`flow/design.v`:
```
module SIGNAL_GENERATOR_ANALYZER_ONE_WIRE
(
	input CLK_100MHz,
	input rst,
	input  	MUAFR_MISO_P,
	input  	MUAFR_MISO_N,
	input 	enable_generate,
	output logic [11: 0] test_cnt_1,
	output logic [11: 0] test_cnt_0
);
localparam ITERATION = 1004; 
logic [3: 0] prev_MUAFR_MISO_P;
logic [3: 0] prev_MUAFR_MISO_N;
always @(posedge CLK_100MHz)
begin
	if (rst)
	begin
		prev_MUAFR_MISO_P <= 4'h0;
		prev_MUAFR_MISO_N <= 4'h0;
	end else
	begin
	prev_MUAFR_MISO_P[3] <= prev_MUAFR_MISO_P[2];
	prev_MUAFR_MISO_P[2] <= prev_MUAFR_MISO_P[1];
	prev_MUAFR_MISO_P[1] <= prev_MUAFR_MISO_P[0];
	prev_MUAFR_MISO_P[0] <= MUAFR_MISO_P;
	prev_MUAFR_MISO_N[3] <= prev_MUAFR_MISO_N[2];
	prev_MUAFR_MISO_N[2] <= prev_MUAFR_MISO_N[1];
	prev_MUAFR_MISO_N[1] <= prev_MUAFR_MISO_N[0];
	prev_MUAFR_MISO_N[0] <= MUAFR_MISO_N;
	end
end
logic [15: 0] cnt_analyzer;
logic [11: 0] cnt_skew_P;
logic [11: 0] cnt_skew_N;
always @(posedge CLK_100MHz)
begin
	if (rst)
	begin
		cnt_skew_P <= 0;
		cnt_skew_N <= 0;
		cnt_analyzer <= 0;
		test_cnt_1 <= 0;
		test_cnt_0 <= 0;
	end else
	if (enable_generate == 0)
		begin
			if ((~prev_MUAFR_MISO_P[2] & MUAFR_MISO_P) | (prev_MUAFR_MISO_P[2] & ~MUAFR_MISO_P))
				cnt_skew_P <= cnt_skew_P + 1;
			if ((~prev_MUAFR_MISO_N[2] & MUAFR_MISO_N) | (prev_MUAFR_MISO_N[2] & ~MUAFR_MISO_N))
				cnt_skew_N <= cnt_skew_N + 1;
			if (cnt_analyzer == (ITERATION - 2))
			begin
				cnt_skew_N <= 0;
				cnt_skew_P <= 0;
				test_cnt_1 <= cnt_skew_P;
				test_cnt_0 <= cnt_skew_N;
			end
			if (cnt_analyzer == ITERATION)
				cnt_analyzer <= 0;
			else
				cnt_analyzer <= cnt_analyzer + 1;
		end else
		begin
			cnt_skew_P <= 0;
			cnt_skew_N <= 0;
			cnt_analyzer <= 0;
		end
end
endmodule
module SIGNAL_GENERATOR_ANALYZER
(
	input CLK_100MHz,
	input rst,
	output logic [15:0] MUAFR_MOSI_P,
	output [15:0] MUAFR_MOSI_N,
	input  logic [15:0] MUAFR_MISO_P,
	input  logic [15:0] MUAFR_MISO_N,
	input enable_generate,
	output logic [15:0] status_wire,
	output [15:0] status_gen
);
logic kz;
logic kz_P;
logic kz_N;
logic [15: 0] status_gen_P;
logic [15: 0] status_gen_N;
assign status_gen [15: 0] = status_gen_P [15: 0] & status_gen_N [15: 0];
assign kz = kz_N & kz_P;
localparam cnt_ETALON_GEN_min = 20;
localparam cnt_ETALON_GEN_max = 250;
assign MUAFR_MOSI_N [15: 0]  = ~ MUAFR_MOSI_P [15: 0];
localparam ITERATION = 102;
logic [2: 0] prev_flag_signal_P;
logic [7: 0] cnt_kz_signal_P;
logic [7: 0] cnt_kz_signal_N;
logic [15: 0] fail;
logic [3: 0] j;
logic flag_signal_P;
logic [9: 0] cnt_true_channel [15: 0];
logic [9: 0] cnt_status_true;
wire [8:0] test_cnt_1 [15: 0];
wire [8:0] test_cnt_0 [15: 0];
genvar i;
generate
	for (i = 0; i < 16; i = i + 1)
	begin : generator
		wire [11:0] full_cnt_1;
		wire [11:0] full_cnt_0;
		SIGNAL_GENERATOR_ANALYZER_ONE_WIRE signal_generator_analyzer_one_wire
		(
			.CLK_100MHz(CLK_100MHz),
			.rst(rst),
			.enable_generate(enable_generate),
			.MUAFR_MISO_P(MUAFR_MISO_P[i]),
			.MUAFR_MISO_N(MUAFR_MISO_N[i]),
			.test_cnt_1(full_cnt_1),
			.test_cnt_0(full_cnt_0)
		);
		assign test_cnt_1[i] = full_cnt_1[8:0];
		assign test_cnt_0[i] = full_cnt_0[8:0];
	always @(posedge CLK_100MHz)
	if (rst)
		status_gen_P [i] <= 0;
	else if (enable_generate == 0)
		if ((test_cnt_1 [i] > cnt_ETALON_GEN_min - 1) & (test_cnt_1 [i] < cnt_ETALON_GEN_max + 1))
			status_gen_P [i] <= 1;
		else
			status_gen_P [i] <= 0;
	always @(posedge CLK_100MHz)
	if (rst)
		status_gen_N [i] <= 0;
	else if (enable_generate == 0)
		if ((test_cnt_0 [i] > cnt_ETALON_GEN_min - 1) & (test_cnt_0 [i] < cnt_ETALON_GEN_max + 1))
			status_gen_N [i] <= 1;
		else
			status_gen_N [i] <= 0;
	end
endgenerate
integer k;
always @(posedge CLK_100MHz)
begin
	if (rst)
	begin
		MUAFR_MOSI_P <= 16'h0;
		prev_flag_signal_P <= 3'b0;
		cnt_kz_signal_P <= 0;
		cnt_kz_signal_N <= 0;
		kz_P <= 0;
		kz_N <= 0;
		fail <= 16'hFFFF;
		j <= 0;
		flag_signal_P <= 1;
		for (k = 0; k < 16; k = k + 1)
			cnt_true_channel [k] <= 0;
		cnt_status_true <= 0;
		status_wire <= 16'h0;
	end else
	if (enable_generate == 1)
	begin
		if (flag_signal_P == 1)		 
		begin
			if (prev_flag_signal_P [0] != flag_signal_P)
			begin
				MUAFR_MOSI_P [15: 0] <= 16'h0;
			end else
			begin
				MUAFR_MOSI_P [j] <= ((cnt_status_true  < (ITERATION - 6)) & (cnt_status_true >= 0)) ? 1 : 0;
			end
		end	else
		begin
			if (prev_flag_signal_P [0] != flag_signal_P)
			begin
				MUAFR_MOSI_P [15: 0] <= 16'hFFFF;
			end else
			begin
				MUAFR_MOSI_P [j] <= ((cnt_status_true  < (ITERATION - 6)) & (cnt_status_true >= 0)) ? 0 : 1;
			end
		end
		prev_flag_signal_P [2] <= prev_flag_signal_P [1];
		prev_flag_signal_P [1] <= prev_flag_signal_P [0];
		prev_flag_signal_P [0] <= flag_signal_P;
		if (cnt_status_true  == (ITERATION - 3))  
		begin
			j <= j + 1;
			cnt_status_true <= 0;
			if (j == 15)
				flag_signal_P <= flag_signal_P + 1;
			if (fail[j] == 0)
				status_wire [j] <= 1;
			else
				status_wire [j] <= 0;
		end else
			cnt_status_true <= cnt_status_true + 1;
		if ((cnt_status_true  == (ITERATION - 4)) & (flag_signal_P == 0))  
			if ((cnt_true_channel [j] > (ITERATION >> 1)) & (cnt_true_channel [j] < (ITERATION << 1)) & (kz == 1))
				fail[j] <= 0;
			else
				fail[j] <= 1;
		if ((cnt_status_true  > (ITERATION - 7)) & (flag_signal_P == 0))  
			if (cnt_kz_signal_P > (ITERATION - 15))
				kz_P <= 1;
			else
				kz_P <= 0;
		if ((cnt_status_true  > (ITERATION - 7)) & (flag_signal_P == 0))	 
			if (cnt_kz_signal_N > (ITERATION - 15))
				kz_N <= 1;
			else
				kz_N <= 0;
		if (cnt_status_true  == (ITERATION - 4))  
			cnt_true_channel [j] <= 0;
		else
			if ((MUAFR_MISO_P [j] == flag_signal_P) & (MUAFR_MISO_N [j] != flag_signal_P))
				cnt_true_channel [j] <= cnt_true_channel [j] + 1;
		if (cnt_status_true  == (ITERATION - 4))  
			cnt_kz_signal_P <= 0;
		else
			if (((MUAFR_MISO_P [0] == MUAFR_MISO_P [j]) + (MUAFR_MISO_P [1] == MUAFR_MISO_P [j]) + (MUAFR_MISO_P [2] == MUAFR_MISO_P [j]) + (MUAFR_MISO_P [3] == MUAFR_MISO_P [j]) + (MUAFR_MISO_P [4] == MUAFR_MISO_P [j]) + (MUAFR_MISO_P [5] == MUAFR_MISO_P [j]) + (MUAFR_MISO_P [6] == MUAFR_MISO_P [j]) + (MUAFR_MISO_P [7] == MUAFR_MISO_P [j]) + (MUAFR_MISO_P [8] == MUAFR_MISO_P [j]) + (MUAFR_MISO_P [9] == MUAFR_MISO_P [j]) + (MUAFR_MISO_P [10] == MUAFR_MISO_P [j]) + (MUAFR_MISO_P [11] == MUAFR_MISO_P [j]) + (MUAFR_MISO_P [12] == MUAFR_MISO_P [j]) + (MUAFR_MISO_P [13] == MUAFR_MISO_P [j])) == 1)
				cnt_kz_signal_P <= cnt_kz_signal_P + 1;
		if (cnt_status_true  == (ITERATION - 3)) 
			cnt_kz_signal_N <= 0;
		else
			if (((MUAFR_MISO_N [0] == MUAFR_MISO_N [j]) + (MUAFR_MISO_N [1] == MUAFR_MISO_N [j]) + (MUAFR_MISO_N [2] == MUAFR_MISO_N [j]) + (MUAFR_MISO_N [3] == MUAFR_MISO_N [j]) + (MUAFR_MISO_N [4] == MUAFR_MISO_N [j]) + (MUAFR_MISO_N [5] == MUAFR_MISO_N [j]) + (MUAFR_MISO_N [6] == MUAFR_MISO_N [j]) + (MUAFR_MISO_N [7] == MUAFR_MISO_N [j]) + (MUAFR_MISO_N [8] == MUAFR_MISO_N [j]) + (MUAFR_MISO_N [9] == MUAFR_MISO_N [j]) + (MUAFR_MISO_N [10] == MUAFR_MISO_N [j]) + (MUAFR_MISO_N [11] == MUAFR_MISO_N [j]) + (MUAFR_MISO_N [12] == MUAFR_MISO_N [j]) + (MUAFR_MISO_N [13] == MUAFR_MISO_N [j])) > 13)
				cnt_kz_signal_N <= cnt_kz_signal_N + 1;
		end else
		begin
			j <= 0;
			cnt_true_channel [j] <= 0;
			cnt_status_true <= 0;
			flag_signal_P <= 0;
			MUAFR_MOSI_P <= 16'h0;
		end
end
endmodule
```
`flow/run.sh`:
```
#!/bin/bash
# the make line also repeats each setting of config.mk as NAME=value (left out here)
make -C /OpenROAD-flow-scripts/flow DESIGN_CONFIG=/design/flow/config.mk WORK_HOME=/design/flow/orfs CLKGATE_MAP_FILE= finish
```
`flow/config.mk`:
```
export PLATFORM = sky130hd
export DESIGN_NAME = SIGNAL_GENERATOR_ANALYZER
export DESIGN_NICKNAME = SIGNAL_GENERATOR_ANALYZER
export VERILOG_FILES = /design/flow/design.v
export SDC_FILE = /design/flow/constraint.sdc
export NUM_CORES = 4
export LEC_CHECK = 0
export CAP_MARGIN = 20
export CORE_MARGIN = 2
export CORE_UTILIZATION = 8
export SLEW_MARGIN = 20
```
`flow/constraint.sdc`:
```
create_clock -name core_clock -period 15.7 [get_ports {CLK_100MHz}]
set_input_delay 3.1400 -clock core_clock [delete_from_list [all_inputs] [get_ports {CLK_100MHz}]]
set_output_delay 3.1400 -clock core_clock [all_outputs]
set_load 0.01 [all_outputs]
```
==> results_slide.txt, run 1 <==
Key Metrics from the Run

Critical path
  • Max FO, Critical Path: 16
  • Crit path to: cnt_kz_signal_P[7]$_SDFFE_PP0P_
  • Register-to-register setup slack: 8.71 ns
  • FF-to-FF Start: j[2]$_SDFFE_PP0N_
  • Worst Setup SP: MUAFR_MISO_P[12]
  • Crit Path Class: input port to flip-flop
  • Slowest CP cell: mux4_2
  • R2R Path End: cnt_kz_signal_N[6]$_SDFFE_PP0P_
  • Worst R2R Path Depth: 16
  • Critical Path RT: 16.36 ns
  • Buf/Inv on CP: 4
  • Crit-path most repeated cell: fa_1
  • CP top delay family: adder cells
  • Number of cells on the critical path: 19
  • Worst-path cell chain: clkdlybuf4s50_1, mux4_2, mux4_2, xnor2_1, ha_1, inv_1, fa_1, fa_1, inv_1, fa_1, ha_1, inv_1, fa_1, a211oi_1, mux2i_1, a2bb2oi_1, nor4bb_1, xnor2_1, nor2_1
  • CP arrival: ~10 ns
  • Worst Setup Start Kind: input port
  • Crit end category: flip-flop
  • CP max stage delay: about 0.93 ns

Final layout
  • NumNets Final: 5595
  • Register area: roughly 26000 um^2
  • Finished Layout Cells: between 10000 and 15000
  • FILL cells: 72822
  • Design area: 66600 um^2
  • Area Overhead vs Synth: 30.8%
  • MI comb area: between 20000 and 25000 um^2

Final timing
  • Slew Limit Fails: 0
  • Final WS setup: 6.55 ns
  • Worst clock skew: 0.110 ns
  • Setup_tns: 0 ns
  • Worst-margin pin slew: 1.19 ns
  • Tmin final: 9.15 ns
  • Final Hold Viols: 0
  • Period utilization: 0.583
  • Final setup fails: 0
  • Unrepaired setup endpoints after global routing: no
  • Fmax: 109 MHz
  • Normalized max-slew margin: 0.209

Logic synthesis
  • Sequential share of the synthesized area: 0.505
  • Cell area leaders: dfxtp_1 41%, edfxtp_1 9.4%, nor2_1 7.8%
  • Mux cell area share: 0.0835
  • Post-synth top cells: 1059 x nor2_1, 1046 x dfxtp_1, 485 x nand2_1
  • Dominant register cell: dfxtp_1
  • Basic Gates by Area: 0.218
  • Ys flops: 1206
  • Post-synth ARST share: 0
  • EDFF count, synth: 160
  • Mapped Nets: 5494
  • Post-Synth XOR/XNOR Area: 0.0918
  • Yosys synthesis chip area: 50900 um^2
  • Ys Warns: 2
  • Mapped Area: 50900 um^2
  • Synth cell types: 74
  • Synth top cell by count: nor2_1
  • Aoi share: 0.0478
  • Main logic family: simple AND/OR/NAND/NOR gates
  • Synth area leader: dfxtp_1
  • Syn Area/Cell: 9.53 um^2
  • Top-area cell share: 0.411
  • Adder-cell share of the synthesized area: 0.0308
  • Synth Instances: 5344
  • Cell total in the yosys stat output: 5344

Route
  • WL final: 134 mm
  • Initial DRC Count: approximately 2600
  • Wire per inst: 9.59 um
  • Vias per cell: approximately 2.6
  • DRC errors left: 0
  • Final ANT Viol Nets: 0
  • Initial DRT Pass Iterations: 5
  • DR vias: 36969

Place
  • Post-place setup slack: between 5 and 6 ns
  • Post-placement cell area: 62200 um^2
  • Number of buffers added on ports: 98
  • Final Wtd Congestion: roughly 0.76
  • Dpl cells: 13710
  • Detailed Place HPWL: 93.5 mm

GRT
  • First-pass GRT wire length: 205 mm
  • Largest net degree at the start of global routing: 182
  • Global route total overflow: 0
  • Initial antenna violation count: 15
  • All-Layer GR Usage: 0.0399
  • Number of global-route vias before repair: 35409

Floorplanning
  • Row count: 293
  • Die Y: 802 um
  • Fp_density: 0.0802
  • Area of the core: 635000 um^2
  • # IOs: 99
  • Die area: between 600000 and 700000 um^2
  • Die width: roughly 800 um

Power and ir drop
  • Power consumption: 6.69 mW
  • Power Dens Cells: 100 nW/um^2
  • Clock Power: 3.16 mW
  • Top pwr grp: sequential cells
  • Sw Ratio: 0.235
  • NetSw: 1.57 mW
  • Power share of the sequential group: 0.476
  • Clock power share: 0.472
  • Pleak: 19.8 nW
  • Int Pwr: 5.12 mW
  • Comb pwr share: 0.052
  • P_comb: 0.348 mW
  • Sequential power: 3.19 mW
  • VDD IR max: around 0.000067 V

CTS
  • CTS sink cnt: 1206
  • TritonCTS Buffers: 139
  • Hold buffers post-CTS: 0
  • Clock Latency Late Sink: around 0.8 ns
  • Worst-path clk slew: 0.06 ns
  • Setup Fix Bufs, Post-CTS: 0
  • CTS Root Cell: clkbuf_16
  • Cts repair resizes: 0
  • CTS tree: done
  • CTS Buffer Depth: 4
  • H-Tree Depth: 4

Status
  • Status: finished clean

Worst hold path
  • Hold Crit Depth: 1
  • HP Class: flip-flop to flip-flop

Flow run
  • Max-Cap Viols: 0
  • OpenROAD warning count: between 70 and 80
==> stage by stage <==
step	hold WS, ns	utilization
floorplan	0.414	-
global placement	0.416	0.0978
detailed placement	0.422	0.0979
CTS	0.398	0.105
global route	0.426	0.105
finish	0.402	0.105
==> area by class of cell <==
class,count,area share
Sequential cell,1206,0.386
Multi-Input combinational cell,3847,0.363
Tap cell,8407,0.158
Clock buffer,189,0.0591
Timing Repair Buffer,153,0.0217
Clock inverter,44,0.00603
Inverter,98,0.00552
Antenna cell,8,0.000300
==> layer usage <==
metal	up-vias	global-route usage	wire, um
li1	18378	-	-
met1	17565	0.0557	65800
met3	214	0.00913	7990
met4	6	0.0127	3660
met5	-	0	46
met2	806	0.0603	56300
==> run 2: changes to the inputs <==
- CORE_ASPECT_RATIO: default -> 0.88
- CORE_UTILIZATION: 8 -> 72
- CTS_CLUSTER_DIAMETER: default -> 28
- CTS_CLUSTER_SIZE: default -> 35
- PLACE_DENSITY_LB_ADDON: default -> 0.25
- SETUP_SLACK_MARGIN: default -> 1.45
- clock period: 15.7 -> 4.98 ns (I/O delays scaled with it)
==> results_slide.txt, run 2 <==
Key Metrics from the Run

Power and ir drop
  • NetSw: 5.98 mW
  • Clock Power: 13.3 mW
  • P_comb: around 1.6 mW
  • Clock power share: 0.534
  • Sequential power: ~10 mW
  • Int Pwr: 19.0 mW
  • Power share of the sequential group: 0.404
  • Power Dens Cells: 413 nW/um^2
  • Top pwr grp: the clock network
  • Sw Ratio: 0.239
  • Comb pwr share: 0.062
  • Pleak: 21.4 nW
  • VDD IR max: 0.000417 V

Critical path
  • Slowest CP cell: mux4_2
  • Worst R2R Path Depth: 19
  • Buf/Inv on CP: 5
  • CP arrival: 6.64 ns
  • Crit end category: flip-flop
  • Max FO, Critical Path: 4
  • Worst Setup SP: j[0]$_SDFFE_PP0N_
  • Crit path to: cnt_kz_signal_P[4]$_SDFFE_PP0P_
  • Critical Path RT: 5.60 ns
  • Crit Path Class: flip-flop to flip-flop
  • CP max stage delay: 0.58 ns
  • FF-to-FF Start: j[0]$_SDFFE_PP0N_
  • Register-to-register setup slack: -1.04 ns
  • Crit-path most repeated cell: fa_1
  • R2R Path End: cnt_kz_signal_P[4]$_SDFFE_PP0P_
  • CP top delay family: adder cells
  • Worst Setup Start Kind: flip-flop
  • Worst-path cell chain: buf_12, mux4_2, mux4_2, xnor2_2, ha_1, inv_2, fa_1, fa_1, inv_1, fa_1, ha_2, inv_2, fa_2, nand4b_1, buf_4, o2bb2ai_4, nand4_1, xor2_1, nor2_1
  • Number of cells on the critical path: 19

Logic synthesis
  • Ys Warns: 2
  • Post-synth ARST share: 0
  • Synth top cell by count: nor2_1
  • Dominant register cell: dfxtp_1
  • Post-synth top cells: 1059 x nor2_1, 1046 x dfxtp_1, 485 x nand2_1
  • Basic Gates by Area: 0.218
  • Cell total in the yosys stat output: 5344
  • Synth Instances: 5344
  • Main logic family: simple AND/OR/NAND/NOR gates
  • Aoi share: 0.0478
  • Yosys synthesis chip area: 50900 um^2
  • Syn Area/Cell: 9.53 um^2
  • Top-area cell share: 0.411
  • Mapped Nets: around 5500
  • Synth cell types: 74
  • Mux cell area share: 0.0835
  • Synth area leader: dfxtp_1
  • Mapped Area: 50900 um^2
  • Sequential share of the synthesized area: 0.505
  • Cell area leaders: dfxtp_1 41%, edfxtp_1 9.4%, nor2_1 7.8%
  • Post-Synth XOR/XNOR Area: 0.0918
  • EDFF count, synth: 160
  • Ys flops: 1206
  • Adder-cell share of the synthesized area: 0.0308

Place
  • Detailed Place HPWL: 75.2 mm
  • Number of buffers added on ports: 98
  • Post-placement cell area: between 50000 and 60000 um^2
  • Final Wtd Congestion: 0.893

CTS
  • Clock Latency Late Sink: a little under 0.8 ns
  • TritonCTS Buffers: 190
  • Worst-path clk slew: 0.06 ns
  • CTS Root Cell: clkbuf_16
  • CTS sink cnt: 1206
  • Hold buffers post-CTS: 0
  • CTS tree: done
  • H-Tree Depth: 4
  • CTS Buffer Depth: 3

Final timing
  • Slew Limit Fails: 0
  • Unrepaired setup endpoints after global routing: yes
  • Tmin final: 6.02 ns
  • Worst clock skew: ~0.04 ns
  • Final Hold Viols: 0
  • Normalized max-slew margin: 0.227
  • Fmax: 166 MHz
  • Final WS setup: -1.04 ns
  • Worst-margin pin slew: 1.15 ns
  • Period utilization: 1.21
  • Final setup fails: 16

Flow run
  • Max-Cap Viols: 0
  • OpenROAD warning count: 72

Route
  • Vias per cell: roughly 6.3
  • Final ANT Viol Nets: 0
  • DR vias: 41975
  • Wire per inst: 21.2 um
  • Initial DRT Pass Iterations: 8
  • DRC errors left: 0
  • WL final: 141 mm
  • Initial DRC Count: 4874

Status
  • Violated Checks: negative setup slack
  • Status: finished with violations

GRT
  • Number of global-route vias before repair: 40753
  • Largest net degree at the start of global routing: 195
  • All-Layer GR Usage: 0.356
  • Initial antenna violation count: 14
  • First-pass GRT wire length: 210 mm
  • Global route total overflow: 0

Final layout
  • FILL cells: 3230
  • Design area: 60400 um^2
  • Post-layout util: 0.863
  • NumNets Final: between 5000 and 6000
  • Area Overhead vs Synth: 18.7%

Floorplanning
  • Area of the core: 70000 um^2
  • Die width: 288 um
  • Die area: 72900 um^2
  • # IOs: 99
  • Fp_density: 0.727
  • Row count: 91
  • Die Y: 253 um

Worst hold path
  • HP Class: flip-flop to flip-flop
  • Hold Crit Depth: 1
[run 2: area by class of cell]
type,count,area [um^2],share of cell area
antenna,10,25.0,0.000414
clock buffer,231,5170,0.0856
clock inverter,122,1320,0.0219
inverter,98,372,0.00615
multi-input combinational,3858,24700,0.409
sequential,1206,25800,0.426
tap,930,1160,0.0193
timing repair buffer,206,1890,0.0313
[run 2: what timing repair did]
| item | 4_1_cts | 5_1_grt |
|---|---|---|
| cloned | 0 | 11 |
| buffers inserted | 11 | 7 |
| resized | 71 | 54 |
| pin swaps | 27 | 22 |
| endpoints found under the setup margin | 281 | 258 |
[run 2: layer usage]
layer | vias up | share of wire | GRT usage
li1 | 18728 | - | -
met1 | 19986 | 0.37 | 0.439
met2 | 2526 | 0.46 | 0.585
met3 | 725 | 0.11 | 0.0851
met4 | 10 | 0.059 | 0.180
met5 | - | 0.00048 | 0
[run 2: per-stage QoR]
stage / worst slack (ns) / hold slack (ns) / total power, mW / instances / TNS (ns)
6_report: -1.04 / 0.435 / 25.0 / 6661 / -10.46
5_1_grt: -1.09 / 0.443 / 25.5 / 6654 / -11.76
4_1_cts: -0.520 / 0.436 / 24.7 / 6632 / -6.39
3_5_place_dp: -1.51 / 0.424 / 11.4 / 6268 / -20.66
3_3_place_gp: -1.34 / 0.415 / 11.4 / 6267 / -19.37
2_1_floorplan: -0.775 / 0.414 / 11.0 / 5344 / -9.31
==> run 3: changes to the inputs <==
- CORE_ASPECT_RATIO: 0.88 -> default
- CTS_CLUSTER_DIAMETER: 28 -> default
- CTS_CLUSTER_SIZE: 35 -> default
- PLACE_DENSITY_LB_ADDON: 0.25 -> default
- SETUP_SLACK_MARGIN: 1.45 -> default
- clock period: 4.98 -> 3.95 ns (I/O delays scaled with it)
==> results_slide.txt, run 3 <==
Key Metrics from the Run

Place
  • Detailed Place HPWL: 71.5 mm
  • Post-placement cell area: approximately 54000 um^2
  • Post-place setup slack: -2.31 ns
  • Final Wtd Congestion: 0.883
  • Number of buffers added on ports: 98

CTS
  • CTS sink cnt: approximately 1200
  • CTS Root Cell: clkbuf_16
  • H-Tree Depth: 3
  • Clock Latency Late Sink: 0.68 ns
  • CTS tree: done
  • CTS Buffer Depth: 3
  • Worst-path clk slew: 0.06 ns
  • Hold buffers post-CTS: 0
  • TritonCTS Buffers: 117

GRT
  • Global route total overflow: 0
  • Largest net degree at the start of global routing: 194
  • Number of global-route vias before repair: about 37000
  • First-pass GRT wire length: 182 mm
  • Initial antenna violation count: 7
  • All-Layer GR Usage: 0.298

Critical path
  • Worst R2R Path Depth: 18
  • Worst Setup SP: MUAFR_MISO_P[7]
  • Buf/Inv on CP: 5
  • R2R Path End: cnt_kz_signal_P[3]$_SDFFE_PP0P_
  • CP arrival: 6.13 ns
  • Worst Setup Start Kind: input port
  • FF-to-FF Start: j[0]$_SDFFE_PP0N_
  • Crit-path most repeated cell: fa_1
  • Number of cells on the critical path: 18
  • Crit end category: flip-flop
  • Critical Path RT: 4.56 ns
  • Crit path to: cnt_kz_signal_P[3]$_SDFFE_PP0P_
  • Slowest CP cell: mux4_2
  • CP top delay family: adder cells
  • Register-to-register setup slack: -1.55 ns
  • Max FO, Critical Path: 4
  • Worst-path cell chain: clkdlybuf4s50_1, mux4_2, mux4_2, xnor2_2, ha_1, inv_1, fa_1, fa_1, inv_1, fa_1, ha_2, inv_2, fa_2, nand4b_1, a2bb2oi_2, buf_4, or3_4, a21oi_2
  • Crit Path Class: input port to flip-flop
  • CP max stage delay: 0.58 ns

Logic synthesis
  • Synth top cell by count: nor2_1
  • Post-Synth XOR/XNOR Area: 0.0918
  • Post-synth ARST share: 0
  • Top-area cell share: 0.411
  • Mapped Area: 50900 um^2
  • Mapped Nets: between 5000 and 6000
  • Syn Area/Cell: 9.53 um^2
  • Mux cell area share: 0.0835
  • Ys flops: ~1200
  • Ys Warns: 2
  • Synth cell types: 74
  • Post-synth top cells: 1059 x nor2_1, 1046 x dfxtp_1, 485 x nand2_1
  • EDFF count, synth: 160
  • Main logic family: simple AND/OR/NAND/NOR gates
  • Synth Instances: about 5300
  • Cell total in the yosys stat output: 5344
  • Yosys synthesis chip area: 50900 um^2
  • Synth area leader: dfxtp_1
  • Sequential share of the synthesized area: 0.505
  • Adder-cell share of the synthesized area: 0.0308
  • Aoi share: 0.0478
  • Basic Gates by Area: 0.218
  • Dominant register cell: dfxtp_1
  • Cell area leaders: dfxtp_1 41%, edfxtp_1 9.4%, nor2_1 7.8%

Final timing
  • Tmin final: 5.52 ns
  • Slew Limit Fails: 0
  • Final Hold Viols: 0
  • Unrepaired setup endpoints after global routing: yes
  • Normalized max-slew margin: 0.261
  • Period utilization: 1.40
  • WHS: 0.437 ns
  • Worst clock skew: 0.0164 ns
  • Worst-margin pin slew: about 1.1 ns
  • Fmax: approximately 180 MHz
  • Final WS setup: -1.57 ns
  • Final setup fails: 16

Power and ir drop
  • Clock power share: 0.444
  • Top pwr grp: sequential cells
  • Pleak: 20.4 nW
  • Comb pwr share: 0.067
  • Power Dens Cells: 445 nW/um^2
  • Sw Ratio: 0.223
  • VDD IR max: 0.000402 V
  • Sequential power: 12.7 mW
  • NetSw: 5.76 mW
  • Power share of the sequential group: 0.490
  • Int Pwr: 20.1 mW
  • Clock Power: 11.5 mW
  • P_comb: between 1.5 and 2 mW

Final layout
  • Design area: 58100 um^2
  • NumNets Final: approximately 5700
  • Area Overhead vs Synth: 14.2%
  • Post-layout util: 0.830

Floorplanning
  • Fp_density: 0.727
  • Die Y: 270 um
  • Die area: 72900 um^2
  • # IOs: 99
  • Row count: 97
  • Die width: 270 um
  • Area of the core: roughly 70000 um^2

Worst hold path
  • Hold Crit Depth: 1
  • HP Class: flip-flop to flip-flop

Route
  • DR WL met2: 52.4 mm
  • DRC errors left: 0
  • Initial DRT Pass Iterations: 7
  • Met1 wire length: 48.0 mm
  • Final ANT Viol Nets: 0
  • Initial DRC Count: 2445
  • WL final: 110 mm
  • WL met3: ~6.7 mm
  • Wire per inst: 16.7 um
  • Top Layer Used: met5
  • DR vias: around 38000
  • Vias per cell: 5.76

Status
  • Violated Checks: negative setup slack
  • Status: finished with violations

Flow run
  • Max-Cap Viols: 0
  • OpenROAD warning count: 77
==> run 3: what timing repair did <==
action	in CTS	in global routing
gates resized	27	10
setup buffers	6	6
pin swaps	22	14
endpoints found under the setup margin	16	16
==> run 3: area by class of cell <==
class	count	area, um^2
Inverter	98	368
Tap cell	940	1180
Clock buffer	163	3380
Antenna cell	3	7.51
Timing Repair Buffer	267	2560
Sequential cell	1206	25700
Clock inverter	53	617
Fill cell	4274	11900
Multi-Input combinational cell	3847	24300
==> run 3: routing by layer <==
layer,global-route usage,up-vias
met1,0.397,18108
met5,0,-
met2,0.503,944
li1,-,18607
met3,0.0498,212
met4,0.0822,8
==> run 3: through the flow <==
step,power (mW),setup TNS [ns],instances
final,25.9,-22.27,6577
after global routing,26.7,-24.33,6575
after CTS,26.0,-22.10,6567
after detailed placement,14.5,-64.90,6345
after global placement,14.4,-55.34,6344
after floorplan,13.9,-22.50,5344
==> run 4: changes to the inputs <==
- ABC_AREA: default -> 1
- CELL_PAD_IN_SITES_DETAIL_PLACEMENT: default -> 0
- CTS_CLUSTER_SIZE: default -> 97
- GPL_TIMING_DRIVEN: default -> 1
- HOLD_SLACK_MARGIN: default -> 0.08
- MAX_ROUTING_LAYER: default -> met4
- PLACE_DENSITY_LB_ADDON: default -> 0.21
- SETUP_SLACK_MARGIN: default -> 1.27
- SLEW_MARGIN: 20 -> 0
- clock period: 3.95 -> 4.81 ns (I/O delays scaled with it)
==> results_slide.txt, run 4 <==
Key Metrics from the Run

Status
  • Status: finished with violations
  • Violated Checks: negative setup slack

Logic synthesis
  • Cell area leaders: dfxtp_1 40%, edfxtp_1 9.2%, inv_1 7.6%
  • Synth cell types: 49
  • Yosys synthesis chip area: 52300 um^2
  • Sequential share of the synthesized area: 0.492
  • Mapped Nets: roughly 6900
  • Mux cell area share: 0
  • Adder-cell share of the synthesized area: 0.0292
  • Ys flops: 1206
  • Synth area leader: dfxtp_1
  • EDFF count, synth: 160
  • Aoi share: 0.148
  • Synth top cell by count: inv_1
  • Syn Area/Cell: about 7.8 um^2
  • Main logic family: simple AND/OR/NAND/NOR gates
  • Mapped Area: about 52000 um^2
  • Post-synth top cells: 1056 x inv_1, 1046 x dfxtp_1, 829 x nor2_1
  • Ys Warns: 2
  • Dominant register cell: dfxtp_1
  • Post-Synth XOR/XNOR Area: 0.0208
  • Post-synth ARST share: 0
  • Top-area cell share: 0.400
  • Cell total in the yosys stat output: 6717
  • Synth Instances: 6717
  • Basic Gates by Area: 0.216

Critical path
  • Register-to-register setup slack: -0.30 ns
  • CP max stage delay: 0.52 ns
  • Crit-path most repeated cell: fa_1
  • CP arrival: roughly 5.7 ns
  • Buf/Inv on CP: 7
  • Worst Setup SP: j[3]$_SDFFE_PP0N_
  • Max FO, Critical Path: 5
  • Crit path to: cnt_kz_signal_P[3]$_SDFFE_PP0P_
  • CP top delay family: adder cells
  • Worst Setup Start Kind: flip-flop
  • Worst R2R Path Depth: 25
  • Number of cells on the critical path: 25
  • Critical Path RT: between 5 and 6 ns
  • Crit Path Class: flip-flop to flip-flop
  • R2R Path End: cnt_kz_signal_P[3]$_SDFFE_PP0P_
  • Slowest CP cell: fa_1
  • FF-to-FF Start: j[3]$_SDFFE_PP0N_
  • Crit end category: flip-flop

Floorplanning
  • Die area: between 70000 and 80000 um^2
  • Area of the core: around 72000 um^2
  • Row count: 98
  • Fp_density: 0.729
  • Die Y: around 270 um
  • # IOs: 99
  • Die width: ~270 um

Power and ir drop
  • Clock power share: 0.439
  • Power share of the sequential group: 0.495
  • Power Dens Cells: roughly 360 nW/um^2
  • Power consumption: 21.1 mW
  • Int Pwr: 16.3 mW
  • Sequential power: 10.4 mW
  • P_comb: 1.41 mW
  • Clock Power: 9.27 mW
  • Pleak: 21.5 nW
  • Top pwr grp: sequential cells
  • Sw Ratio: 0.229
  • VDD IR max: 0.000331 V
  • Comb pwr share: 0.067
  • NetSw: 4.84 mW

Final timing
  • Normalized max-slew margin: 0.286
  • Period utilization: 1.06
  • Tmin final: 5.11 ns
  • Unrepaired setup endpoints after global routing: yes
  • Final setup fails: 12
  • Fmax: ~200 MHz
  • Worst-margin pin slew: approximately 1.1 ns
  • Slew Limit Fails: 0
  • Final Hold Viols: 0
  • Final WS setup: -0.305 ns
  • Setup_tns: -1.49 ns
  • Worst clock skew: 0.0199 ns

Final layout
  • Area Overhead vs Synth: 12.5%
  • NumNets Final: 6999
  • Finished Layout Cells: 7897
  • Design area: 58800 um^2
  • Post-layout util: 0.820

Worst hold path
  • Hold Crit Depth: 2
  • HP Class: flip-flop to flip-flop

Place
  • Post-placement cell area: 54700 um^2
  • Number of buffers added on ports: 98
  • Final Wtd Congestion: ~0.93
  • Detailed Place HPWL: 80.8 mm
  • Dpl cells: 7667

CTS
  • Clock Latency Late Sink: 0.68 ns
  • CTS sink cnt: 1206
  • Hold buffers post-CTS: 0
  • CTS Buffer Depth: 3
  • Worst-path clk slew: 0.07 ns
  • H-Tree Depth: 3
  • TritonCTS Buffers: between 100 and 150
  • CTS Root Cell: clkbuf_16
  • CTS tree: done

Flow run
  • Max-Cap Viols: 0
  • OpenROAD warning count: 71

Route
  • Initial DRT Pass Iterations: 6
  • DR vias: 44870
  • WL final: 123 mm
  • DRC errors left: 0
  • Wire per inst: approximately 16 um
  • Vias per cell: 5.68
  • ANT cells: 0
  • Initial DRC Count: 3686
  • Final ANT Viol Nets: 0

GRT
  • Global route total overflow: 0
  • Largest net degree at the start of global routing: 219
  • First-pass GRT wire length: 200 mm
  • All-Layer GR Usage: 0.332
  • Initial antenna violation count: 1
  • Number of global-route vias before repair: 42459
run 4: routing by layer:
metal	track usage	up-vias	share of wire
met5	-	-	0
met4	0.109	0	0.032
met3	0.0524	312	0.074
met2	0.559	1465	0.48
met1	0.408	20823	0.42
li1	-	22270	-
run 4: area by class of cell:
class	count	area [um^2]
Timing Repair inverter	2	10.0
Inverter	1068	4120
Clock inverter	41	429
Fill cell	4620	12900
Timing Repair Buffer	222	1960
Multi-Input combinational cell	4233	21800
Clock buffer	175	3520
Sequential cell	1206	25700
Tap cell	950	1190
run 4: what timing repair did:
item / CTS / global route
resized: 40 / 23
setup endpoints to repair: 208 / 180
buffers inserted: 4 / 4
pin swaps: 27 / 20
cloned: 0 / 2
run 4: per-stage QoR:
| step | worst slack [ns] | hold slack, ns |
|---|---|---|
| floorplan | -0.391 | 0.388 |
| detailed placement | -1.23 | 0.394 |
| global placement | -1.13 | 0.388 |
| global route | -0.536 | 0.415 |
| finish | -0.305 | 0.400 |
| CTS | -0.263 | 0.402 |
==> run 5: changes to the inputs <==
- CAP_MARGIN: 20 -> 30
- CELL_PAD_IN_SITES_DETAIL_PLACEMENT: 0 -> default
- CTS_CLUSTER_DIAMETER: default -> 396
- CTS_CLUSTER_SIZE: 97 -> 13
- GPL_TIMING_DRIVEN: 1 -> default
- HOLD_SLACK_MARGIN: 0.08 -> -0.1
- MAX_ROUTING_LAYER: met4 -> default
- PLACE_DENSITY_LB_ADDON: 0.21 -> 0.25
- SETUP_SLACK_MARGIN: 1.27 -> -0.24
- SLEW_MARGIN: 0 -> 30
- clock period: 4.81 -> 4.62 ns (I/O delays scaled with it)
==> results_slide.txt, run 5 <==
Key Metrics from the Run

CTS
  • CTS tree: done
  • Worst-path clk slew: 0.06 ns
  • TritonCTS Buffers: 102
  • H-Tree Depth: 3
  • CTS Root Cell: clkbuf_16
  • Clock Latency Late Sink: approximately 0.67 ns
  • CTS sink cnt: 1206
  • CTS Buffer Depth: 3
  • Hold buffers post-CTS: 0

Route
  • WL final: 119 mm
  • Vias per cell: 5.70
  • DRC errors left: 0
  • DR vias: between 40000 and 50000
  • Wire per inst: 15.2 um
  • Final ANT Viol Nets: 0
  • Initial DRC Count: between 4000 and 5000
  • Initial DRT Pass Iterations: 8

Logic synthesis
  • Basic Gates by Area: 0.216
  • Mapped Nets: 6867
  • Main logic family: simple AND/OR/NAND/NOR gates
  • Dominant register cell: dfxtp_1
  • Synth top cell by count: inv_1
  • Mux cell area share: 0
  • Ys Warns: 2
  • Post-synth top cells: 1056 x inv_1, 1046 x dfxtp_1, 829 x nor2_1
  • Cell area leaders: dfxtp_1 40%, edfxtp_1 9.2%, inv_1 7.6%
  • Ys flops: 1206
  • Aoi share: 0.148
  • Cell total in the yosys stat output: 6717
  • Synth area leader: dfxtp_1
  • Sequential share of the synthesized area: 0.492
  • Yosys synthesis chip area: approximately 52000 um^2
  • EDFF count, synth: 160
  • Post-Synth XOR/XNOR Area: 0.0208
  • Mapped Area: 52300 um^2
  • Syn Area/Cell: 7.78 um^2
  • Synth Instances: roughly 6700
  • Post-synth ARST share: 0
  • Adder-cell share of the synthesized area: 0.0292
  • Synth cell types: a little under 50
  • Top-area cell share: 0.400

Critical path
  • CP max stage delay: 0.49 ns
  • CP top delay family: adder cells
  • Worst Setup Start Kind: input port
  • Critical Path RT: 5.15 ns
  • Crit-path most repeated cell: fa_1
  • Crit Path Class: input port to flip-flop
  • Crit path to: cnt_kz_signal_P[7]$_SDFFE_PP0P_
  • Slowest CP cell: fa_1
  • FF-to-FF Start: j[0]$_SDFFE_PP0N_
  • Worst R2R Path Depth: 26
  • Number of cells on the critical path: 26
  • Worst Setup SP: MUAFR_MISO_P[4]
  • R2R Path End: cnt_kz_signal_P[7]$_SDFFE_PP0P_
  • Buf/Inv on CP: 4
  • Max FO, Critical Path: 5
  • Register-to-register setup slack: -0.48 ns
  • Crit end category: flip-flop
  • CP arrival: ~5.7 ns

Floorplanning
  • Area of the core: 71700 um^2
  • Row count: 98
  • Die width: 273 um
  • # IOs: 99
  • Die Y: 273 um
  • Die area: 74800 um^2
  • Fp_density: 0.729

Final timing
  • Unrepaired setup endpoints after global routing: yes
  • Worst-margin pin slew: 0.984 ns
  • Period utilization: 1.11
  • Fmax: ~200 MHz
  • Final setup fails: 15
  • WHS: 0.399 ns
  • Final Hold Viols: 0
  • Slew Limit Fails: 0
  • Normalized max-slew margin: 0.338
  • Final WS setup: -0.512 ns
  • Tmin final: 5.13 ns
  • Worst clock skew: 0.0268 ns

GRT
  • Number of global-route vias before repair: 42352
  • Largest net degree at the start of global routing: about 100
  • First-pass GRT wire length: 195 mm
  • All-Layer GR Usage: 0.312
  • Initial antenna violation count: 10
  • Global route total overflow: 0

Place
  • Final Wtd Congestion: 0.915
  • Number of buffers added on ports: 98
  • Detailed Place HPWL: 79.2 mm

Power and ir drop
  • Power share of the sequential group: 0.544
  • Sequential power: 10.9 mW
  • Comb pwr share: 0.074
  • Power consumption: ~20 mW
  • VDD IR max: just over 0.0003 V
  • Sw Ratio: 0.232
  • Clock power share: 0.382
  • Pleak: between 20 and 25 nW
  • Top pwr grp: sequential cells
  • Int Pwr: around 15 mW
  • P_comb: 1.47 mW
  • NetSw: 4.63 mW
  • Power Dens Cells: ~350 nW/um^2
  • Clock Power: 7.63 mW

Flow run
  • OpenROAD warning count: 72
  • Max-Cap Viols: 0

Final layout
  • MI comb area: between 20000 and 25000 um^2
  • Register area: 25800 um^2
  • Area Overhead vs Synth: 10.1%
  • NumNets Final: 6982
  • FILL cells: 4765

Worst hold path
  • Hold Crit Depth: 2
  • HP Class: flip-flop to flip-flop

Status
  • Violated Checks: negative setup slack
  • Status: finished with violations
## run 5: area by class of cell
| cell class | instances | area share |
|---|---|---|
| antenna | 3 | 0.000130 |
| clock buffer | 120 | 0.0463 |
| clock inverter | 5 | 0.000826 |
| inverter | 1068 | 0.0706 |
| multi-input combinational | 4234 | 0.380 |
| sequential | 1206 | 0.448 |
| tap | 950 | 0.0207 |
| timing repair buffer | 219 | 0.0337 |
| timing repair inverter | 1 | 0.000196 |
## run 5: timing repair
item | in CTS | in global routing
setup endpoints to repair | 8 | 15
gates resized | 52 | 24
cloned | 1 | 1
buffers inserted | 14 | 8
pin swaps | 22 | 25
hold endpoints to repair | 0 | 0
## run 5: metrics by stage
step / cell area [um^2] / setup TNS (ns) / worst slack, ns / cells / utilization
5_1_grt: 57500 / -7.46 / -0.725 / 7805 / 0.802
3_3_place_gp: 54600 / -13.97 / -1.30 / 7664 / 0.761
2_1_floorplan: 52400 / -3.67 / -0.543 / 6717 / -
3_5_place_dp: 54600 / -15.63 / -1.43 / 7664 / 0.761
4_1_cts: 57400 / -2.30 / -0.372 / 7799 / 0.800
6_report: 57500 / -4.29 / -0.512 / 7806 / 0.802
## run 5: metal layers
layer,part of all wire,GRT usage,vias to the layer above,wire (um)
met5,0.00075,0,-,89
met4,0.028,0.111,14,3340
met3,0.070,0.0506,288,8340
met2,0.49,0.550,1415,58000
met1,0.41,0.388,20597,49000
li1,-,-,22142,-
==> run 6: changes to the inputs <==
- ABC_AREA: 1 -> default
- CAP_MARGIN: 30 -> 15
- CELL_PAD_IN_SITES_DETAIL_PLACEMENT: default -> 2
- CELL_PAD_IN_SITES_GLOBAL_PLACEMENT: default -> 3
- CORE_MARGIN: 2 -> 10
- CORE_UTILIZATION: 72 -> 40
- CTS_CLUSTER_DIAMETER: 396 -> 142
- CTS_CLUSTER_SIZE: 13 -> default
- HOLD_SLACK_MARGIN: -0.1 -> default
- MIN_ROUTING_LAYER: default -> met2
- PLACE_DENSITY: default -> 0.47
- PLACE_DENSITY_LB_ADDON: 0.25 -> default
- SETUP_SLACK_MARGIN: -0.24 -> 2.6
- SLEW_MARGIN: 30 -> 20
- clock period: 4.62 -> 10.0 ns (I/O delays scaled with it)
==> results_slide.txt, run 6 <==
Key Metrics from the Run

Status
  • Status: finished clean

Logic synthesis
  • Ys flops: approximately 1200
  • Synth Instances: 5344
  • Post-synth top cells: 1059 x nor2_1, 1046 x dfxtp_1, 485 x nand2_1
  • Syn Area/Cell: 9.53 um^2
  • Basic Gates by Area: 0.218
  • Post-synth ARST share: 0
  • Top-area cell share: 0.411
  • Synth top cell by count: nor2_1
  • Cell area leaders: dfxtp_1 41%, edfxtp_1 9.4%, nor2_1 7.8%
  • EDFF count, synth: 160
  • Dominant register cell: dfxtp_1
  • Ys Warns: 2
  • Main logic family: simple AND/OR/NAND/NOR gates
  • Post-Synth XOR/XNOR Area: 0.0918
  • Cell total in the yosys stat output: 5344
  • Aoi share: 0.0478
  • Yosys synthesis chip area: 50900 um^2
  • Mapped Area: between 50000 and 60000 um^2
  • Adder-cell share of the synthesized area: 0.0308
  • Synth cell types: 74
  • Sequential share of the synthesized area: 0.505
  • Mapped Nets: between 5000 and 6000
  • Synth area leader: dfxtp_1
  • Mux cell area share: 0.0835

Worst hold path
  • Hold Crit Depth: 1
  • HP Class: flip-flop to flip-flop

Final timing
  • Final setup fails: 0
  • Worst clock skew: 0.0256 ns
  • Setup_tns: 0 ns
  • Fmax: ~140 MHz
  • Period utilization: 0.723
  • Normalized max-slew margin: 0.195
  • Tmin final: between 7 and 8 ns
  • Slew Limit Fails: 0
  • Unrepaired setup endpoints after global routing: no
  • Final Hold Viols: 0
  • Worst-margin pin slew: 1.21 ns

Route
  • DR vias: between 50000 and 60000
  • Initial DRC Count: 5446
  • Wire per inst: between 20 and 25 um
  • WL final: 149 mm
  • Final ANT Viol Nets: 0
  • Initial DRT Pass Iterations: 6
  • DRC errors left: 0
  • Vias per cell: 7.17

CTS
  • H-Tree Depth: 4
  • Clock Latency Late Sink: between 0.7 and 0.8 ns
  • CTS Root Cell: clkbuf_16
  • Worst-path clk slew: 0.06 ns
  • CTS sink cnt: 1206
  • CTS Buffer Depth: 3
  • CTS tree: done
  • TritonCTS Buffers: 142

Critical path
  • Number of cells on the critical path: 16
  • CP top delay family: adder cells
  • Critical Path RT: 10.72 ns
  • Buf/Inv on CP: 2
  • Crit end category: flip-flop
  • Worst Setup Start Kind: input port
  • R2R Path End: cnt_kz_signal_P[7]$_SDFFE_PP0P_
  • CP arrival: about 8.0 ns
  • Crit path to: cnt_kz_signal_N[2]$_SDFFE_PP0P_
  • Slowest CP cell: clkdlybuf4s50_1
  • Register-to-register setup slack: ~3.8 ns
  • Crit-path most repeated cell: fa_1
  • Crit Path Class: input port to flip-flop
  • Worst R2R Path Depth: 19
  • Worst Setup SP: MUAFR_MISO_N[2]
  • Worst-path cell chain: clkdlybuf4s50_1, mux4_2, a22oi_2, nand2_2, xnor2_1, ha_1, inv_1, fa_1, fa_1, fa_1, nand2b_1, fa_1, nand2b_1, or4_1, a2111oi_0, a221o_1
  • Max FO, Critical Path: 11
  • CP max stage delay: 0.67 ns
  • FF-to-FF Start: j[0]$_SDFFE_PP0N_

Power and ir drop
  • Comb pwr share: 0.055
  • Clock Power: 5.25 mW
  • P_comb: 0.597 mW
  • Pleak: 20.1 nW
  • Clock power share: 0.483
  • Sw Ratio: 0.241
  • Power consumption: approximately 11 mW
  • Power Dens Cells: 185 nW/um^2
  • Int Pwr: 8.24 mW
  • NetSw: 2.62 mW
  • Sequential power: 5.01 mW
  • Top pwr grp: the clock network
  • Power share of the sequential group: 0.462
  • VDD IR max: 0.000186 V

Place
  • Detailed Place HPWL: slightly below 100 mm
  • Number of buffers added on ports: between 90 and 100
  • Post-placement cell area: around 54000 um^2
  • Dpl cells: 6960
  • Final Wtd Congestion: 0.841

Floorplanning
  • Area of the core: 126000 um^2
  • Die area: 142000 um^2
  • Fp_density: 0.404
  • Die width: 377 um
  • Die Y: 377 um
  • Row count: 130
  • # IOs: approximately 99

Final layout
  • Design area: 58600 um^2
  • Finished Layout Cells: 7225
  • NumNets Final: 5614
  • Area Overhead vs Synth: 15.0%
  • Post-layout util: 0.465
  • FILL cells: 13304

GRT
  • Initial antenna violation count: 0
  • First-pass GRT wire length: 237 mm
  • Number of global-route vias before repair: 61717
  • Largest net degree at the start of global routing: 84
  • Global route total overflow: 0
  • All-Layer GR Usage: 0.312

Flow run
  • Max-Cap Viols: 0
  • OpenROAD warning count: 68
## run 6: layer usage
layer	track usage	part of all wire	wire [um]
met1	-	0	0
met2	0.377	0.54	80000
met3	0.412	0.41	60300
met4	0.0551	0.045	6740
met5	0.0933	0.0099	1470
## run 6: timing repair
| item | CTS | global route |
|---|---|---|
| pin swaps | 0 | 2 |
| cloned | 0 | 0 |
| gates resized | 7 | 3 |
| setup buffers | 0 | 10 |
| hold buffers | 0 | 0 |
| endpoints found under the setup margin | 10 | 15 |
## run 6: per-stage QoR
step / setup slack [ns] / hold slack [ns]
floorplan: 2.87 / 0.414
global placement: 1.20 / 0.415
detailed placement: 1.02 / 0.427
CTS: 2.78 / 0.442
global route: 2.57 / 0.451
finish: 2.77 / 0.436
## run 6: layout make-up
class,instances,area (um^2),area share
repair buffers,169,1520,0.0259
multi-input cells,3847,24200,0.414
inverters,98,368,0.00628
flip-flops and latches,1206,25700,0.440
clock inverters,37,464,0.00792
clock buffers,211,4180,0.0713
well taps,1650,2060,0.0352
diodes,7,17.5,0.000299
==> run 7: changes to the inputs <==
- ABC_AREA: default -> 1
- CAP_MARGIN: 15 -> 0
- CELL_PAD_IN_SITES_DETAIL_PLACEMENT: 2 -> default
- CELL_PAD_IN_SITES_GLOBAL_PLACEMENT: 3 -> default
- CORE_MARGIN: 10 -> 2
- CORE_UTILIZATION: 40 -> 72
- CTS_CLUSTER_DIAMETER: 142 -> 27
- CTS_CLUSTER_SIZE: default -> 94
- MIN_ROUTING_LAYER: met2 -> default
- PLACE_DENSITY: 0.47 -> default
- PLACE_DENSITY_LB_ADDON: default -> 0.2
- SETUP_SLACK_MARGIN: 2.6 -> 1.11
- clock period: 10.0 -> 4.99 ns (I/O delays scaled with it)
==> results_slide.txt, run 7 <==
Key Metrics from the Run

Status
  • Status: finished with violations
  • Violated Checks: negative setup slack

Logic synthesis
  • Sequential share of the synthesized area: 0.492
  • Synth cell types: between 40 and 50
  • Mux cell area share: 0
  • Ys flops: 1206
  • Post-synth top cells: 1056 x inv_1, 1046 x dfxtp_1, 829 x nor2_1
  • Cell total in the yosys stat output: 6717
  • Adder-cell share of the synthesized area: 0.0292
  • Synth Instances: 6717
  • Top-area cell share: 0.400
  • EDFF count, synth: 160
  • Cell area leaders: dfxtp_1 40%, edfxtp_1 9.2%, inv_1 7.6%
  • Aoi share: 0.148
  • Post-Synth XOR/XNOR Area: 0.0208
  • Yosys synthesis chip area: approximately 52000 um^2
  • Mapped Nets: roughly 7000
  • Dominant register cell: dfxtp_1
  • Post-synth ARST share: 0
  • Synth area leader: dfxtp_1
  • Synth top cell by count: inv_1
  • Syn Area/Cell: 7.78 um^2
  • Mapped Area: 52300 um^2
  • Ys Warns: 2
  • Main logic family: simple AND/OR/NAND/NOR gates
  • Basic Gates by Area: 0.216

Power and ir drop
  • Sequential power: 10.1 mW
  • Power share of the sequential group: 0.363
  • Pleak: 23.5 nW
  • Top pwr grp: the clock network
  • Power Dens Cells: 440 nW/um^2
  • NetSw: 6.52 mW
  • Clock power share: 0.583
  • Comb pwr share: 0.054
  • P_comb: 1.50 mW
  • Sw Ratio: 0.235
  • VDD IR max: 0.000512 V
  • Power consumption: 27.8 mW
  • Int Pwr: 21.3 mW
  • Clock Power: around 16 mW

Final timing
  • Unrepaired setup endpoints after global routing: yes
  • Normalized max-slew margin: 0.261
  • Slew Limit Fails: 0
  • Worst-margin pin slew: 1.10 ns
  • Worst clock skew: 0.0492 ns
  • Setup_tns: -0.448 ns
  • Fmax: 192 MHz
  • WHS: 0.394 ns
  • Final Hold Viols: 0
  • Final setup fails: 6
  • Tmin final: 5.21 ns
  • Period utilization: 1.04
  • Final WS setup: -0.219 ns

Route
  • DR WL met2: slightly above 70 mm
  • Wire per inst: between 15 and 20 um
  • DR vias: between 40000 and 50000
  • Top Layer Used: met4
  • Met1 wire length: 54.8 mm
  • Final ANT Viol Nets: 0
  • WL final: 143 mm
  • WL met3: 11.7 mm
  • DRC errors left: 0
  • Initial DRC Count: 4987
  • Initial DRT Pass Iterations: 8
  • Vias per cell: 5.91

CTS
  • Hold buffers post-CTS: 0
  • Clock Latency Late Sink: 0.81 ns
  • CTS tree: done
  • Worst-path clk slew: roughly 0.07 ns
  • TritonCTS Buffers: 225
  • CTS Buffer Depth: 3
  • CTS Root Cell: clkbuf_16
  • H-Tree Depth: 4
  • CTS sink cnt: between 1000 and 1500

Floorplanning
  • Die area: 74800 um^2
  • Area of the core: 71700 um^2
  • Row count: slightly below 100
  • Die width: 273 um
  • Die Y: 273 um
  • # IOs: 99
  • Fp_density: 0.729

Critical path
  • Critical Path RT: 5.68 ns
  • Crit-path most repeated cell: buf_6
  • Crit Path Class: flip-flop to flip-flop
  • Register-to-register setup slack: -0.22 ns
  • Crit path to: cnt_kz_signal_P[2]$_SDFFE_PP0P_
  • Slowest CP cell: fa_2
  • Crit end category: flip-flop
  • Buf/Inv on CP: 10
  • Worst Setup Start Kind: flip-flop
  • Number of cells on the critical path: 29
  • Worst R2R Path Depth: 29
  • R2R Path End: cnt_kz_signal_P[2]$_SDFFE_PP0P_
  • Worst Setup SP: j[0]$_SDFFE_PP0N_
  • FF-to-FF Start: j[0]$_SDFFE_PP0N_
  • CP max stage delay: around 0.52 ns
  • Max FO, Critical Path: 7
  • CP arrival: 5.89 ns
  • CP top delay family: adder cells

Flow run
  • OpenROAD warning count: 74
  • Max-Cap Viols: 0

GRT
  • First-pass GRT wire length: 228 mm
  • Number of global-route vias before repair: 47548
  • Largest net degree at the start of global routing: 291
  • Global route total overflow: 0
  • All-Layer GR Usage: 0.371
  • Initial antenna violation count: 3

Place
  • Number of buffers added on ports: 98
  • Final Wtd Congestion: 0.920
  • Detailed Place HPWL: around 80 mm

Worst hold path
  • Hold Crit Depth: 2
  • HP Class: flip-flop to flip-flop

Final layout
  • Area Overhead vs Synth: 20.9%
  • NumNets Final: around 7000
  • FILL cells: 3614
-- run 7: layout make-up --
| class | count | area, um^2 | share of cell area |
|---|---|---|---|
| clock inverters | 150 | 2100 | 0.0333 |
| multi-input cells | 4233 | 21900 | 0.346 |
| inverters | 1068 | 4110 | 0.0650 |
| repair buffers | 220 | 1990 | 0.0315 |
| clock buffers | 278 | 6150 | 0.0974 |
| well taps | 950 | 1190 | 0.0188 |
| diodes | 4 | 10.0 | 0.000158 |
| flip-flops and latches | 1206 | 25800 | 0.408 |
-- run 7: layer usage --
layer | GRT usage | vias to the layer above
met2 | 0.649 | 2320
met5 | 0 | -
met1 | 0.430 | 22477
met4 | 0.188 | 0
li1 | - | 22569
met3 | 0.0790 | 569
-- run 7: stage by stage --
| stage | setup WS, ns | util | cell area [um^2] | instances |
|---|---|---|---|---|
| final | -0.219 | 0.881 | 63200 | 8109 |
| after detailed placement | -1.09 | 0.761 | 54600 | 7660 |
| after floorplan | -0.247 | - | 52500 | 6717 |
| after CTS | -0.117 | 0.877 | 62900 | 8094 |
| after global placement | -1.02 | 0.761 | 54600 | 7660 |
| after global routing | -0.347 | 0.881 | 63200 | 8106 |
-- run 7: timing repair --
item | in CTS | in global routing
endpoints found under the setup margin | 16 | 116
setup buffers | 6 | 9
gates cloned | 0 | 1
pin swaps | 22 | 25
resized | 34 | 41
==> run 8: changes to the inputs <==
- ABC_AREA: 1 -> default
- CAP_MARGIN: 0 -> 20
- CORE_UTILIZATION: 72 -> 57
- CTS_CLUSTER_DIAMETER: 27 -> default
- CTS_CLUSTER_SIZE: 94 -> default
- PLACE_DENSITY_LB_ADDON: 0.2 -> default
- SETUP_SLACK_MARGIN: 1.11 -> default
- clock period: 4.99 -> 4.73 ns (I/O delays scaled with it)
==> results_slide.txt, run 8 <==
Key Metrics from the Run

Status
  • Status: finished with violations
  • Violated Checks: negative setup slack

Final timing
  • Unrepaired setup endpoints after global routing: yes
  • Final Hold Viols: 0
  • Final WS setup: -0.782 ns
  • Fmax: 181 MHz
  • Slew Limit Fails: 0
  • Period utilization: 1.17
  • Tmin final: 5.51 ns
  • Worst-margin pin slew: 1.04 ns
  • Worst clock skew: 0.0203 ns
  • Normalized max-slew margin: 0.304
  • Setup_tns: -10.10 ns
  • Final setup fails: 16

CTS
  • TritonCTS Buffers: roughly 130
  • Worst-path clk slew: 0.06 ns
  • CTS sink cnt: ~1200
  • CTS tree: done
  • Clock Latency Late Sink: roughly 0.72 ns
  • CTS Buffer Depth: 3
  • CTS Root Cell: clkbuf_16
  • H-Tree Depth: 4

Power and ir drop
  • Clock Power: 10.0 mW
  • Power share of the sequential group: 0.480
  • Sequential power: 10.6 mW
  • Pleak: 20.5 nW
  • VDD IR max: 0.000359 V
  • Comb pwr share: 0.065
  • Clock power share: 0.455
  • NetSw: ~4.9 mW
  • Sw Ratio: 0.223
  • P_comb: 1.43 mW
  • Top pwr grp: sequential cells
  • Int Pwr: 17.1 mW
  • Power Dens Cells: 377 nW/um^2

Logic synthesis
  • Synth area leader: dfxtp_1
  • Main logic family: simple AND/OR/NAND/NOR gates
  • Synth Instances: about 5300
  • Post-synth ARST share: 0
  • Mapped Nets: 5494
  • Sequential share of the synthesized area: 0.505
  • Yosys synthesis chip area: 50900 um^2
  • Basic Gates by Area: 0.218
  • EDFF count, synth: 160
  • Synth top cell by count: nor2_1
  • Post-Synth XOR/XNOR Area: 0.0918
  • Cell area leaders: dfxtp_1 41%, edfxtp_1 9.4%, nor2_1 7.8%
  • Ys flops: about 1200
  • Top-area cell share: 0.411
  • Mapped Area: 50900 um^2
  • Synth cell types: 74
  • Ys Warns: 2
  • Syn Area/Cell: about 9.5 um^2
  • Adder-cell share of the synthesized area: 0.0308
  • Cell total in the yosys stat output: 5344
  • Mux cell area share: 0.0835
  • Aoi share: 0.0478
  • Dominant register cell: dfxtp_1
  • Post-synth top cells: 1059 x nor2_1, 1046 x dfxtp_1, 485 x nand2_1

Critical path
  • Worst R2R Path Depth: 17
  • CP arrival: 6.16 ns
  • R2R Path End: cnt_kz_signal_P[3]$_SDFFE_PP0P_
  • Worst Setup SP: MUAFR_MISO_P[13]
  • Critical Path RT: 5.38 ns
  • Max FO, Critical Path: 4
  • Slowest CP cell: mux4_2
  • CP top delay family: adder cells
  • Crit Path Class: input port to flip-flop
  • CP max stage delay: roughly 0.6 ns
  • Register-to-register setup slack: -0.74 ns
  • Crit end category: flip-flop
  • Crit path to: cnt_kz_signal_P[3]$_SDFFE_PP0P_
  • Worst Setup Start Kind: input port
  • Number of cells on the critical path: 18
  • Worst-path cell chain: dlygate4sd2_1, mux4_2, mux4_2, xnor2_2, ha_1, inv_2, fa_1, fa_1, inv_1, fa_1, ha_2, inv_2, fa_2, nand4b_1, a2bb2oi_2, buf_4, or3_4, a21oi_2
  • Buf/Inv on CP: 5
  • Crit-path most repeated cell: fa_1
  • FF-to-FF Start: j[0]$_SDFFE_PP0N_

Place
  • Post-placement cell area: 54000 um^2
  • Number of buffers added on ports: 98
  • Detailed Place HPWL: 74.7 mm
  • Dpl cells: 6544
  • Final Wtd Congestion: 0.849

Route
  • Vias per cell: roughly 5.4
  • DR vias: 36728
  • WL final: 111 mm
  • Final ANT Viol Nets: 0
  • DRC errors left: 0
  • Wire per inst: 16.4 um
  • Initial DRC Count: 2596
  • Initial DRT Pass Iterations: 25

Worst hold path
  • Hold Crit Depth: 1
  • HP Class: flip-flop to flip-flop

Floorplanning
  • Die width: 303 um
  • Die area: 91800 um^2
  • Die Y: 303 um
  • Row count: 109
  • Fp_density: 0.575
  • Area of the core: 88500 um^2
  • # IOs: 99

Final layout
  • Post-layout util: 0.660
  • NumNets Final: between 5000 and 6000
  • Finished Layout Cells: 6777
  • Area Overhead vs Synth: 14.8%
  • Design area: 58400 um^2
  • FILL cells: 7225

GRT
  • Number of global-route vias before repair: 34806
  • Initial antenna violation count: 3
  • All-Layer GR Usage: 0.242
  • Largest net degree at the start of global routing: 168
  • First-pass GRT wire length: around 180 mm
  • Global route total overflow: 0

Flow run
  • OpenROAD warning count: 73
  • Max-Cap Viols: 0
## run 8: per-stage QoR
step           total power [mW]  hold slack [ns]  worst slack, ns
4_1_cts                    22.2            0.437           -0.760
3_5_place_dp               12.1            0.423            -1.67
2_1_floorplan              11.6            0.414           -0.975
6_report                   22.0            0.432           -0.782
3_3_place_gp               12.1            0.416            -1.62
5_1_grt                    22.9            0.447           -0.909
## run 8: final cells by class
| type | instances | area, um^2 | area share |
|---|---|---|---|
| antenna | 1 | 2.50 | 0.0000428 |
| clock buffer | 190 | 3930 | 0.0672 |
| clock inverter | 35 | 324 | 0.00554 |
| inverter | 98 | 368 | 0.00629 |
| multi-input combinational | 3847 | 24300 | 0.416 |
| sequential | 1206 | 25800 | 0.441 |
| tap | 1165 | 1460 | 0.0249 |
| timing repair buffer | 235 | 2310 | 0.0395 |
## run 8: repair_timing
action,in CTS,in global routing
hold buffers,0,0
setup endpoints to repair,16,16
pin swaps,12,22
buffers inserted,5,2
resized,22,35
hold endpoints to repair,0,0
## run 8: metal layers
metal | track usage | routed length [um]
met4 | 0.0630 | 2080
met3 | 0.0373 | 5050
met2 | 0.380 | 49000
met5 | 0 | 0
met1 | 0.348 | 54800
==> run 9: changes to the inputs <==
- CORE_UTILIZATION: 57 -> 59
- clock period: 4.73 -> 4.98 ns (I/O delays scaled with it)
==> results_slide.txt, run 9 <==
Key Metrics from the Run

Status
  • Status: finished with violations
  • Violated Checks: negative setup slack

Power and ir drop
  • Pleak: 20.3 nW
  • Comb pwr share: 0.062
  • Power share of the sequential group: 0.473
  • Clock Power: 9.87 mW
  • VDD IR max: 0.000344 V
  • Power Dens Cells: 364 nW/um^2
  • P_comb: 1.32 mW
  • NetSw: 4.68 mW
  • Clock power share: 0.465
  • Int Pwr: roughly 17 mW
  • Sequential power: 10.1 mW
  • Power consumption: 21.2 mW
  • Sw Ratio: 0.220
  • Top pwr grp: sequential cells

GRT
  • Global route total overflow: 0
  • Initial antenna violation count: 4
  • First-pass GRT wire length: 179 mm
  • Number of global-route vias before repair: 34959
  • All-Layer GR Usage: 0.245
  • Largest net degree at the start of global routing: 189

Critical path
  • Crit Path Class: input port to flip-flop
  • Crit end category: flip-flop
  • Crit path to: cnt_kz_signal_P[3]$_SDFFE_PP0P_
  • CP top delay family: adder cells
  • Max FO, Critical Path: 4
  • Buf/Inv on CP: 5
  • Worst-path cell chain: dlygate4sd2_1, mux4_2, mux4_2, xnor2_2, ha_1, inv_2, fa_1, fa_1, inv_1, fa_1, ha_2, inv_2, fa_2, nand4b_1, a2bb2oi_4, buf_4, or3_1, a21oi_1
  • Worst R2R Path Depth: 18
  • Worst Setup Start Kind: input port
  • R2R Path End: cnt_kz_signal_P[3]$_SDFFE_PP0P_
  • Worst Setup SP: MUAFR_MISO_P[14]
  • Slowest CP cell: mux4_2
  • CP arrival: ~6.3 ns
  • Number of cells on the critical path: 18
  • Register-to-register setup slack: -0.62 ns
  • CP max stage delay: around 0.6 ns
  • Crit-path most repeated cell: fa_1
  • FF-to-FF Start: j[0]$_SDFFE_PP0N_
  • Critical Path RT: ~5.6 ns

Logic synthesis
  • Ys Warns: 2
  • Yosys synthesis chip area: 50900 um^2
  • Synth top cell by count: nor2_1
  • Basic Gates by Area: 0.218
  • Mux cell area share: 0.0835
  • Cell total in the yosys stat output: roughly 5300
  • Cell area leaders: dfxtp_1 41%, edfxtp_1 9.4%, nor2_1 7.8%
  • Sequential share of the synthesized area: 0.505
  • Mapped Area: around 51000 um^2
  • Post-synth ARST share: 0
  • Aoi share: 0.0478
  • Dominant register cell: dfxtp_1
  • Post-synth top cells: 1059 x nor2_1, 1046 x dfxtp_1, 485 x nand2_1
  • Synth area leader: dfxtp_1
  • EDFF count, synth: 160
  • Synth cell types: approximately 74
  • Syn Area/Cell: 9.53 um^2
  • Top-area cell share: 0.411
  • Main logic family: simple AND/OR/NAND/NOR gates
  • Mapped Nets: 5494
  • Adder-cell share of the synthesized area: 0.0308
  • Ys flops: 1206
  • Post-Synth XOR/XNOR Area: 0.0918
  • Synth Instances: 5344

CTS
  • Hold buffers post-CTS: 0
  • CTS Buffer Depth: 3
  • CTS sink cnt: between 1000 and 1500
  • H-Tree Depth: 4
  • Clock Latency Late Sink: 0.72 ns
  • TritonCTS Buffers: between 100 and 150
  • Worst-path clk slew: about 0.060 ns
  • CTS tree: done
  • CTS Root Cell: clkbuf_16

Final timing
  • Final Hold Viols: 0
  • Slew Limit Fails: 0
  • WHS: about 0.43 ns
  • Final WS setup: -0.641 ns
  • Worst-margin pin slew: 1.09 ns
  • Normalized max-slew margin: 0.271
  • Tmin final: 5.62 ns
  • Fmax: 178 MHz
  • Worst clock skew: 0.0217 ns
  • Unrepaired setup endpoints after global routing: yes
  • Final setup fails: 16
  • Period utilization: 1.13

Floorplanning
  • Row count: about 110
  • Area of the core: 85400 um^2
  • Die area: 88700 um^2
  • # IOs: 99
  • Die width: 298 um
  • Fp_density: 0.596
  • Die Y: 298 um

Place
  • Post-placement cell area: roughly 54000 um^2
  • Final Wtd Congestion: 0.844
  • Detailed Place HPWL: 72.4 mm
  • Number of buffers added on ports: 98

Route
  • DRC errors left: 0
  • Wire per inst: around 16 um
  • Initial DRT Pass Iterations: 6
  • WL final: 110 mm
  • Final ANT Viol Nets: 0
  • DR vias: 36829
  • Vias per cell: about 5.5
  • Initial DRC Count: 2240

Final layout
  • Area Overhead vs Synth: 14.7%
  • NumNets Final: 5655
  • Design area: between 50000 and 60000 um^2

Flow run
  • OpenROAD warning count: about 80
  • Max-Cap Viols: 0

Worst hold path
  • HP Class: flip-flop to flip-flop
  • Hold Crit Depth: 1
run 9: what timing repair did:
action	in CTS	in global routing
pin swaps	16	15
setup endpoints to repair	16	16
gates resized	27	11
setup buffers	6	2
run 9: final cells by class:
cell class / instances / area, um^2
Fill cell: 6875 / 27000
Multi-Input combinational cell: 3847 / 24300
Timing Repair Buffer: 222 / 2110
Clock buffer: 175 / 3800
Tap cell: 1144 / 1430
Clock inverter: 56 / 628
Antenna cell: 2 / 5.00
Sequential cell: 1206 / 25800
Inverter: 98 / 368
run 9: through the flow:
stage / std cells / setup WS, ns / utilization / TNS, ns
floorplan: 5344 / -0.775 / - / -9.31
global placement: 6507 / -1.46 / 0.629 / -20.28
detailed placement: 6509 / -1.50 / 0.630 / -20.67
CTS: 6746 / -0.655 / 0.683 / -8.27
global route: 6748 / -0.761 / 0.684 / -10.38
finish: 6750 / -0.641 / 0.684 / -8.55
run 9: routing by layer:
layer	GRT usage	vias up	wire [um]
met4	0.0684	0	2010
met1	0.346	17473	52500
met5	0	-	0
met2	0.387	668	49400
li1	-	18524	-
met3	0.0422	164	5780
Power figures rest on the tool's default switching activity, not on a simulated workload.
